==> v37: inputs <==
==> flow/design.v <==
`timescale 1ns/10ps
module  CONV(
	input	wire				clk,
	input	wire				reset,
	output reg 				busy,	
	input	wire				ready,	
	output reg [11:0]	iaddr,
	input	wire [19:0] idata, 		 
	output reg	 			cwr,
	output reg [11:0]	caddr_wr,
	output reg [19:0]	cdata_wr,  
	output reg	 			crd,
	output reg [11:0]	caddr_rd, 
	input	wire [19:0]	cdata_rd,  
	output reg [2:0] 	csel	 
);
	localparam [19:0] KERNEL_0_0 = 20'h0A89E;
	localparam [19:0] KERNEL_0_1 = 20'h092D5;
	localparam [19:0] KERNEL_0_2 = 20'h06D43;
	localparam [19:0] KERNEL_0_3 = 20'h01004;
	localparam [19:0] KERNEL_0_4 = 20'hF8F71;
	localparam [19:0] KERNEL_0_5 = 20'hF6E54;
	localparam [19:0] KERNEL_0_6 = 20'hFA6D7;
	localparam [19:0] KERNEL_0_7 = 20'hFC834;
	localparam [19:0] KERNEL_0_8 = 20'hFAC19;
	localparam [19:0] KERNEL_1_0 = 20'hFDB55;
	localparam [19:0] KERNEL_1_1 = 20'h02992;
	localparam [19:0] KERNEL_1_2 = 20'hFC994;
	localparam [19:0] KERNEL_1_3 = 20'h050FD;
	localparam [19:0] KERNEL_1_4 = 20'h02F20;
	localparam [19:0] KERNEL_1_5 = 20'h0202D;
	localparam [19:0] KERNEL_1_6 = 20'h03BD7;
	localparam [19:0] KERNEL_1_7 = 20'hFD369;
	localparam [19:0] KERNEL_1_8 = 20'h05E68;
	parameter [19:0] BIAS_0 = 20'h01310;
	parameter [19:0] BIAS_1 = 20'hF7295;
	reg [20:0] 	ma;
	reg [19:0]	mb;
	reg  				me;
	wire [40:0] mo;
	wire 				mv;
	multi_div
	#(
	  .SIZE_A(21),
	  .SIZE_B(20),
	  .SIGNED(1),
	  .STEP_SIZE(1) 
	) multi_u1(
	  .clk(clk),.reset(reset),
	  .en(me),
	  .select(1'b0),
	  .a(ma),
	  .b(mb),
	  .P(mo),
	  .div_zero(),
	  .Valid(mv),
	  .Busy()
	);
	parameter LAYER_0 	= 0,
						LAYER_1_2 = 1,
						IDLE 			= 2;
	reg [1:0] 				state;
	reg 							IMG_S;
	reg [5:0] 				state_x,state_y;
	reg [3:0] 				state_step;
	reg [1:0] 				state_dx,state_dy;  
	reg signed [43:0] write_reg;
	always@(*)begin
		busy <= state==IDLE ? 0:1;
	end
	always @(posedge clk or posedge reset) begin
		if(reset)begin
			state <= IDLE;
			cwr <= 0;
			iaddr <= 0;
			csel <= 0;
			crd <= 0;
			caddr_rd <= 0;
			IMG_S <= 0;
			me<= 0;
			write_reg <= 0;
			state_step <= 0;
			{state_y,state_x} 	<= 0;
			{state_dx,state_dy} <= 0;
		end else begin
			case(state)
				LAYER_0:begin	
					case(state_step)
						0:begin
							if( $signed(state_x+state_dx-1) < 0 || $signed(state_x+state_dx-1) > 63 
								|| $signed(state_y+state_dy-1) < 0 || $signed(state_y+state_dy-1) > 63)begin
								iaddr <= 0;	
								state_step <= 3;
							end else begin
								iaddr[11:6] 	<= state_y + state_dy - 1;
								iaddr[5:0] 	<= state_x + state_dx - 1;
								state_step <= state_step + 1;
							end
						end
						1:begin
							me <= 1;
							ma <= idata;
							if(IMG_S==0)begin
								case({state_dy,state_dx})
									{2'd0,2'd0}: mb <= KERNEL_0_0;
									{2'd0,2'd1}: mb <= KERNEL_0_1;
									{2'd0,2'd2}: mb <= KERNEL_0_2;
									{2'd1,2'd0}: mb <= KERNEL_0_3;
									{2'd1,2'd1}: mb <= KERNEL_0_4;
									{2'd1,2'd2}: mb <= KERNEL_0_5;
									{2'd2,2'd0}: mb <= KERNEL_0_6;
									{2'd2,2'd1}: mb <= KERNEL_0_7;
									{2'd2,2'd2}: mb <= KERNEL_0_8;
									default mb <= 0;
								endcase
							end
							else begin
								case({state_dy,state_dx})
									{2'd0,2'd0}: mb <= KERNEL_1_0;
									{2'd0,2'd1}: mb <= KERNEL_1_1;
									{2'd0,2'd2}: mb <= KERNEL_1_2;
									{2'd1,2'd0}: mb <= KERNEL_1_3;
									{2'd1,2'd1}: mb <= KERNEL_1_4;
									{2'd1,2'd2}: mb <= KERNEL_1_5;
									{2'd2,2'd0}: mb <= KERNEL_1_6;
									{2'd2,2'd1}: mb <= KERNEL_1_7;
									{2'd2,2'd2}: mb <= KERNEL_1_8;
									default mb <= 0;
								endcase
							end
							state_step <= state_step + 1;
						end
						2:begin
							me <= 0;
							if(mv)begin  
								write_reg <= $signed(write_reg) + $signed(mo); 
								state_step <= state_step + 1;
							end
							else state_step <= state_step;
						end
						3:begin
							if(state_dy == 2 && state_dx == 2)begin
								{state_dx,state_dy} <= 0;
								state_step <= state_step + 1;
								if(IMG_S) write_reg <= $signed(write_reg) + ($signed(BIAS_1)<<16);
								else write_reg <= $signed(write_reg) + ($signed(BIAS_0)<<16);
							end else if(state_dx == 2)begin
								state_dx <= 0;
								state_dy <= state_dy + 1;
								state_step <= 0;
							end else begin
								state_dx <= state_dx + 1;
								state_step <= 0;
							end
						end
						4:begin
								cwr <= 1;
								csel <= IMG_S ? 2:1;
								state_step <= state_step + 1;
								caddr_wr <= {state_y,state_x};
								cdata_wr <= (write_reg < 0) ? 0 :  ((write_reg>>16)+write_reg[15]) ;  
						end
						5:begin
							cwr <= 0;
							if(state_y == 63 && state_x == 63)begin
								if(IMG_S)begin
									state <= LAYER_1_2;
									IMG_S <= 0;
								end else begin
									IMG_S <= 1;
								end 	
								state_x <= 0;
								state_y <= 0;
							end 
							else if(state_x == 63)begin
								state_x <= 0;
								state_y <= state_y + 1; 
							end 
							else begin
								state_x <= state_x + 1;
							end
							state_dx <= 0;
							state_dy <= 0;
							state_step <= 0;
							write_reg <= 0;
						end
					endcase
				end 
				LAYER_1_2:begin
					case(state_step)
						0:begin
							csel <= IMG_S ? 2 : 1;
							cwr <= 0;
							crd <= 1;
							caddr_rd[11-:5] <= state_y; 
							caddr_rd[5-:5]  <= state_x; 
							caddr_rd[6] <= 0;
							caddr_rd[0] <= 0;
							state_step <= state_step + 1;
						end
						1:begin
							caddr_rd[6] <= 0;
							caddr_rd[0] <= 1;
							write_reg <= 	cdata_rd;			
							state_step <= state_step + 1;
						end
						2:begin
							caddr_rd[6] <= 1;
							caddr_rd[0] <= 0;
							write_reg <= (write_reg > cdata_rd) ? write_reg : cdata_rd;			
							state_step <= state_step + 1;
						end
						3:begin
							caddr_rd[6] <= 1;
							caddr_rd[0] <= 1;
							write_reg <= (write_reg > cdata_rd) ? write_reg : cdata_rd;			
							state_step <= state_step + 1;
						end
						4:begin
							crd <= 0;
							cwr <= 1;
							csel <= IMG_S ? 4 : 3;
							caddr_wr <= {2'b00,state_y[4:0],state_x[4:0]};
							cdata_wr <= (write_reg > cdata_rd) ? write_reg : cdata_rd;			
							state_step <= state_step + 1;
						end
						5:begin
							csel <= 5;
							if(IMG_S) caddr_wr <= {1'b0,state_y[4:0],state_x[4:0],1'b1};
							else caddr_wr <= {1'b0,state_y[4:0],state_x[4:0],1'b0};
							state_step <= state_step + 1;
						end
						6:begin
							cwr <= 0;
							if(state_y==31 && state_x==31)begin
								if(IMG_S)begin
									state <= IDLE;
									IMG_S <= 0;
								end else begin
									IMG_S <= 1;
								end
								state_x <= 0;
								state_y <= 0;
							end
							else if(state_x == 31)begin
								state_y <= state_y + 1;
								state_x <= 0;
							end else begin
								state_x <= state_x + 1;
							end
							state_step <= 0;
						end
					endcase
				end
				IDLE:begin
					if(ready)begin
						state <= LAYER_0;
					end
					cwr <= 0;
					IMG_S <= 0;
					me <= 0;
					write_reg <= 0;
					state_step <= 0;
					{state_y,state_x} 	<= 0;
					{state_dx,state_dy} <= 0;
				end
			endcase
		end
	end
endmodule
module multi_div
#(
  parameter SIZE_A = 128,
  parameter SIZE_B = 64,
  parameter SIGNED = 0,
  parameter STEP_SIZE = 1 
)(
  input wire clk,reset,
  input wire en,
  input wire select,
  input wire [SIZE_A-1:0] a,
  input wire [SIZE_B-1:0] b,
  output reg [SIZE_A+SIZE_B-1:0] P,
  output reg div_zero,
  output reg Valid,
  output reg Busy
);
  parameter READ_IN       = 0,
            CALCULATE     = 1,
            PREPARE_DATA  = 2,
            DATA_OUT      = 3;
  reg [1:0] state;
  reg [9:0] state_counter;
  reg neg_signed;
  reg [SIZE_A-1:0] data_b;
  reg [SIZE_A+SIZE_B:0] r;   
  always@(*)begin
    Valid <= (state == DATA_OUT) ? 1'b1:1'b0;
    Busy  <= (state == CALCULATE || state == PREPARE_DATA) ? 1'b1:1'b0;
  end
  always@(posedge clk or posedge reset)begin
    if(reset)begin
      state <= READ_IN;
      state_counter <= 0;
    end else begin
      case(state)
        READ_IN   :begin
          if(en)begin
            if(select && b==0)begin
              state <= DATA_OUT;
              div_zero <= 1;
            end else begin
              state <= CALCULATE;
              div_zero <= 0;
            end 
            state_counter <= 0;
          end  
        end
        CALCULATE :begin
          if(state_counter == (SIZE_A/STEP_SIZE)-1)begin
            state <= PREPARE_DATA;
            state_counter <= 0;
          end
          else begin
            state_counter <= state_counter + 1;
          end
        end
        PREPARE_DATA:begin
          state <= DATA_OUT;
          state_counter <= 0;
        end
        DATA_OUT  :begin
          state <= READ_IN;
          state_counter <= 0;
        end
        default begin
          state <= READ_IN;
          state_counter <= 0;
        end
      endcase
    end
  end
  reg [SIZE_A-1:0] na;
  reg [SIZE_B-1:0] nb;
  reg in_select;
  integer i;
  always@(posedge clk or posedge reset)begin
    if(reset)begin
      r = 0;
      data_b = 0;
			P = 0;
      neg_signed = 0;
    end else begin
      case(state)
        READ_IN   :begin
          if(en)begin
            if(SIGNED)begin
              neg_signed = a[SIZE_A-1] ^ b[SIZE_B-1];
              na = a[SIZE_A-1] ? -a:a;
              nb = b[SIZE_B-1] ? -b:b;
            end
            else begin
              na = a;
              nb = b;
            end
            r = {na,1'b0,{SIZE_B{1'b0}}};
            data_b = nb;
            in_select = select;
          end  
        end
        CALCULATE :begin
          for(i=0;i<STEP_SIZE;i=i+1)begin 
          	r = r[SIZE_A+SIZE_B] ? ((r<<1)+data_b) : (r<<1);
          end
        end
        PREPARE_DATA:begin
          P = r[SIZE_A+SIZE_B-1:0];
          if(neg_signed)begin
            P = -P;
          end
        end
      endcase
    end
  end
endmodule
==> flow/run.sh <==
#!/bin/bash
# the make line also repeats each setting of config.mk as NAME=value (left out here)
make -C /OpenROAD-flow-scripts/flow DESIGN_CONFIG=/design/flow/config.mk WORK_HOME=/design/flow/orfs CLKGATE_MAP_FILE= finish
==> flow/config.mk <==
export PLATFORM = sky130hd
export DESIGN_NAME = CONV
export DESIGN_NICKNAME = CONV
export VERILOG_FILES = /design/flow/design.v
export SDC_FILE = /design/flow/constraint.sdc
export NUM_CORES = 4
export LEC_CHECK = 0
export CAP_MARGIN = 15
export CELL_PAD_IN_SITES_GLOBAL_PLACEMENT = 0
export CORE_ASPECT_RATIO = 0.91
export CORE_MARGIN = 2
export CORE_UTILIZATION = 72
export CTS_CLUSTER_SIZE = 24
export GPL_TIMING_DRIVEN = 1
export HOLD_SLACK_MARGIN = -0.06
export MAX_ROUTING_LAYER = met4
export SETUP_SLACK_MARGIN = -0.17
export SLEW_MARGIN = 35
export TNS_END_PERCENT = 5
==> flow/constraint.sdc <==
create_clock -name core_clock -period 1.72 [get_ports {clk}]
set_input_delay 0.3440 -clock core_clock [delete_from_list [all_inputs] [get_ports {clk}]]
set_output_delay 0.3440 -clock core_clock [all_outputs]
set_load 0.01 [all_outputs]
==> v16 (differences from v37) <==
Settings changed: CAP_MARGIN 15 to 20, CORE_ASPECT_RATIO 0.91 to 1.13, CORE_UTILIZATION 72 to 71, CTS_CLUSTER_DIAMETER set to 54, CTS_CLUSTER_SIZE 24 to 38, HOLD_SLACK_MARGIN -0.06 to not set, PLACE_DENSITY set to 0.65, SETUP_SLACK_MARGIN -0.17 to 0.56, SLEW_MARGIN 35 to 10, TNS_END_PERCENT 5 to 30.
==> flow/constraint.sdc (replaced) <==
create_clock -name core_clock -period 3.21 [get_ports {clk}]
set_input_delay 0.6420 -clock core_clock [delete_from_list [all_inputs] [get_ports {clk}]]
set_output_delay 0.6420 -clock core_clock [all_outputs]
set_load 0.01 [all_outputs]
==> comparison table <==
| item | v16 | v37 |
|---|---|---|
| Status | stopped before the end | stopped before the end |
| Last stage reached | global routing (5_1_grt) | clock tree synthesis (4_1_cts) |
| Overall die area | 29370 sq um | 28970 sq um |
| Pre-CTS setup slack | -0.6324 ns | -1.942 ns |
| Mapped Avg Cell Area | 8.649 sq um | 8.649 sq um |
| Post-placement cell count | 2843 | 3252 |
| Row Count | 65 | 58 |
| Fraction of the mapped netlist area in simple logic gates | 0.1685 | 0.1685 |
| Routability cong. | 0.9991 | 1.042 |
| Standard cell core area | 27730 sq um | 27430 sq um |
| Number of enable-type register cells in the synthesized netlist | 69 | 69 |
| Placed cell areas | 22510 sq um | 25750 sq um |
| Cell count listed in synth_stat.txt | 2300 | 2300 |
| Die x size | 161.5 microns | 178.2 microns |
| Post-detailed-placement half-perimeter wirelength | 45490 microns | 58960 microns |
| FP Util | 0.7173 | 0.7251 |
| Height of the die | 181.9 microns | 162.6 microns |
| Dominant synthesized flop cell | dfrtp_1 | dfrtp_1 |
